// RegFile
module RegFile(  
   input clk,
   input reset,
   input [3:0] A1,
   input [3:0] A2,
   input [3:0] A3,    
   input [31:0] WD3,  
   input RegWrite,    
   input [31:0] PCPlus8,    
   output [31:0] RD1,    
   output [31:0] RD2    
   );
clock: 4.17 ns
lec_check: 0
cap_margin: 20
core_aspect_ratio: 0.7
core_margin: 2
core_utilization: 68
cts_cluster_size: 63
gpl_timing_driven: 1
max_routing_layer: met4
place_density: 0.91
setup_slack_margin: 0.76
slew_margin: 20
tns_end_percent: 100
run.sh (not shown) runs the stock make flow with config.mk's settings and CLKGATE_MAP_FILE=.
Edit:
- ABC_AREA: unset -> 0
- CAP_MARGIN: 20 -> 5
- CORE_ASPECT_RATIO: 0.7 -> unset
- CORE_UTILIZATION: 68 -> 70
- CTS_CLUSTER_DIAMETER: unset -> 317
- CTS_CLUSTER_SIZE: 63 -> 34
- GPL_ROUTABILITY_DRIVEN: unset -> 0
- GPL_TIMING_DRIVEN: 1 -> unset
- HOLD_SLACK_MARGIN: unset -> -0.09
- MAX_ROUTING_LAYER: met4 -> unset
- PLACE_DENSITY: 0.91 -> unset
- SETUP_SLACK_MARGIN: 0.76 -> 0.7
- TNS_END_PERCENT: 100 -> unset
- clock period: 4.17 -> 3.12 ns (I/O delays scaled with it)
What happened: With this change the flow never finished: it broke off in global routing (5_1_grt); synthesized cell count stays the same; die area went down by 2.9%; area after synthesis is unchanged.
Edit:
- ABC_AREA: 0 -> unset
- CAP_MARGIN: 5 -> 20
- CORE_UTILIZATION: 70 -> 72
- CTS_CLUSTER_DIAMETER: 317 -> unset
- CTS_CLUSTER_SIZE: 34 -> 39
- GPL_ROUTABILITY_DRIVEN: 0 -> unset
- HOLD_SLACK_MARGIN: -0.09 -> unset
- SETUP_SLACK_MARGIN: 0.7 -> 0.91
- clock period: 3.12 -> 3.05 ns (I/O delays scaled with it)
What happened: This time the run did not get past clock tree synthesis (4_1_cts), error DPL-0033. Synthesized area stays the same. Die size goes down by 2.7%. Synthesized cell count is unchanged.

* * *

job 6653:
Starting RTL as in the previous note.
Settings: LEC_CHECK=0, ABC_AREA=1, CAP_MARGIN=20, CELL_PAD_IN_SITES_GLOBAL_PLACEMENT=2, CORE_ASPECT_RATIO=1.42, CORE_MARGIN=5, CORE_UTILIZATION=50, CTS_CLUSTER_DIAMETER=99, CTS_CLUSTER_SIZE=80, GPL_ROUTABILITY_DRIVEN=1, GPL_TIMING_DRIVEN=0, HOLD_SLACK_MARGIN=0.18, MAX_ROUTING_LAYER=met4, MIN_ROUTING_LAYER=met1, PLACE_DENSITY_LB_ADDON=0.13, SLEW_MARGIN=15; clock period 3.65 ns.
Job 6653: it failed with a tool error in global placement without I/O, so there are no final results.
The following lists how job 6736 was set up differently from job 6653:
Settings: a deleted PLACE_DENSITY_LB_ADDON that had been 0.13; a change of CORE_UTILIZATION from 50 to 72; a deleted CORE_ASPECT_RATIO that had been 1.42; a change of HOLD_SLACK_MARGIN from 0.18 to -0.09; an added SETUP_SLACK_MARGIN of 0.7; a change of CAP_MARGIN from 20 to 5; a change of CTS_CLUSTER_DIAMETER from 99 to 317; a change of ABC_AREA from 1 to 0; a deleted MIN_ROUTING_LAYER that had been met1; a change of CTS_CLUSTER_SIZE from 80 to 34; a change of GPL_ROUTABILITY_DRIVEN from 1 to 0; a deleted GPL_TIMING_DRIVEN that had been 0; a change of SLEW_MARGIN from 15 to 20; a deleted CELL_PAD_IN_SITES_GLOBAL_PLACEMENT that had been 2; a change of CORE_MARGIN from 5 to 2; a change of the clock period (ns, I/O delays scaled along) from 3.65 to 3.12.
Findings:
Number of cell instances after yosys synthesis (higher): job 6653. | area of the mapped netlist | job 6736 vs job 6653 | 1.3% lower |. Post-synthesis share of cell area spent on and-or and or-and gates, job 6653 and job 6736: higher on job 6736. As the logs show, job 6736 stopped at global routing after a tool error, so it never reached the end of the flow. Looking at simple-gate share of the synthesized area across job 6653 and job 6736, the one that comes out higher is job 6653.
--- input diff job 6736..job 9254 ---
Settings: MAX_ROUTING_LAYER: met4 -> unset; GPL_TIMING_DRIVEN: unset -> 0; TNS_END_PERCENT: unset -> 40; HOLD_SLACK_MARGIN: -0.09 -> 0.11; CAP_MARGIN: 5 -> 20; GPL_ROUTABILITY_DRIVEN: 0 -> unset; CTS_CLUSTER_SIZE: 34 -> unset; SETUP_SLACK_MARGIN: 0.7 -> unset; ABC_AREA: 0 -> unset; CELL_PAD_IN_SITES_GLOBAL_PLACEMENT: unset -> 3; CORE_UTILIZATION: 72 -> 40; CTS_CLUSTER_DIAMETER: 317 -> unset; the clock period (ns, I/O delays scaled along): 3.12 -> 8.67.
Results
Having completed the whole flow, job 9254 delivered a layout that passed the timing, design-rule and antenna checks. Chip footprint: job 9254 and job 6736 compared, higher one is job 9254. Diff job 9254..job 6736 | multiplexer area fraction after synthesis | unchanged. STATUS placement-stage worst setup slack: job 9254 wins against job 6736. Going from job 6736 to job 9254, die height grows by about 33%.
> inputs changed (job 9254 -> job 2156)
Settings: a deleted TNS_END_PERCENT that had been 40; a deleted HOLD_SLACK_MARGIN that had been 0.11; a deleted GPL_TIMING_DRIVEN that had been 0; a deleted CELL_PAD_IN_SITES_GLOBAL_PLACEMENT that had been 3; a change of CORE_UTILIZATION from 40 to 58; a change of the clock period (ns, I/O delays scaled along) from 8.67 to 5.61.
Findings:
Job 2156 was carried through to the last stage, and its layout satisfied the timing, design-rule and antenna checks. Changes observed in job 2156 relative to job 9254: power has increased, detail-routed net length per standard cell now sits lower, share of power burned in combinational logic decreased by 0.3 points relative to the old numbers.
Here is what was changed in the inputs of job 3336 compared with job 2156.
Settings: CORE_UTILIZATION changed from 58 to 50.
Notes after the runs:
- Job 3336 completed; timing, DRC and antenna clean
- [job 3336 vs job 2156] sequential fraction of total cell area: lower in job 3336
- Clock tree cell share of total cell area in job 3336 vs job 2156: up 0.23 points
- Job 3336 vs job 2156, overall track demand over capacity in global routing went down by 4.4 points.
- Global-route track usage on met2 was lower in job 3336 than in job 2156.
- Of job 2156 and job 3336, the run reporting the higher highest clock frequency the design can meet was job 2156.
- Taking job 2156 as the reference, in job 3336 via count rose by 139; minimum period implied by the final worst setup slack up 0.038 ns; multi-input logic area ~0 delta.
- Per the comparison of job 3336 with job 2156, overall power +0.17 mW, area after detailed placement grew by 200 µm².
- Looking at first-pass detailed-route iteration total across job 2156 and job 3336, the one that comes out lower is job 3336.
Power and IR drop assume default switching activity.
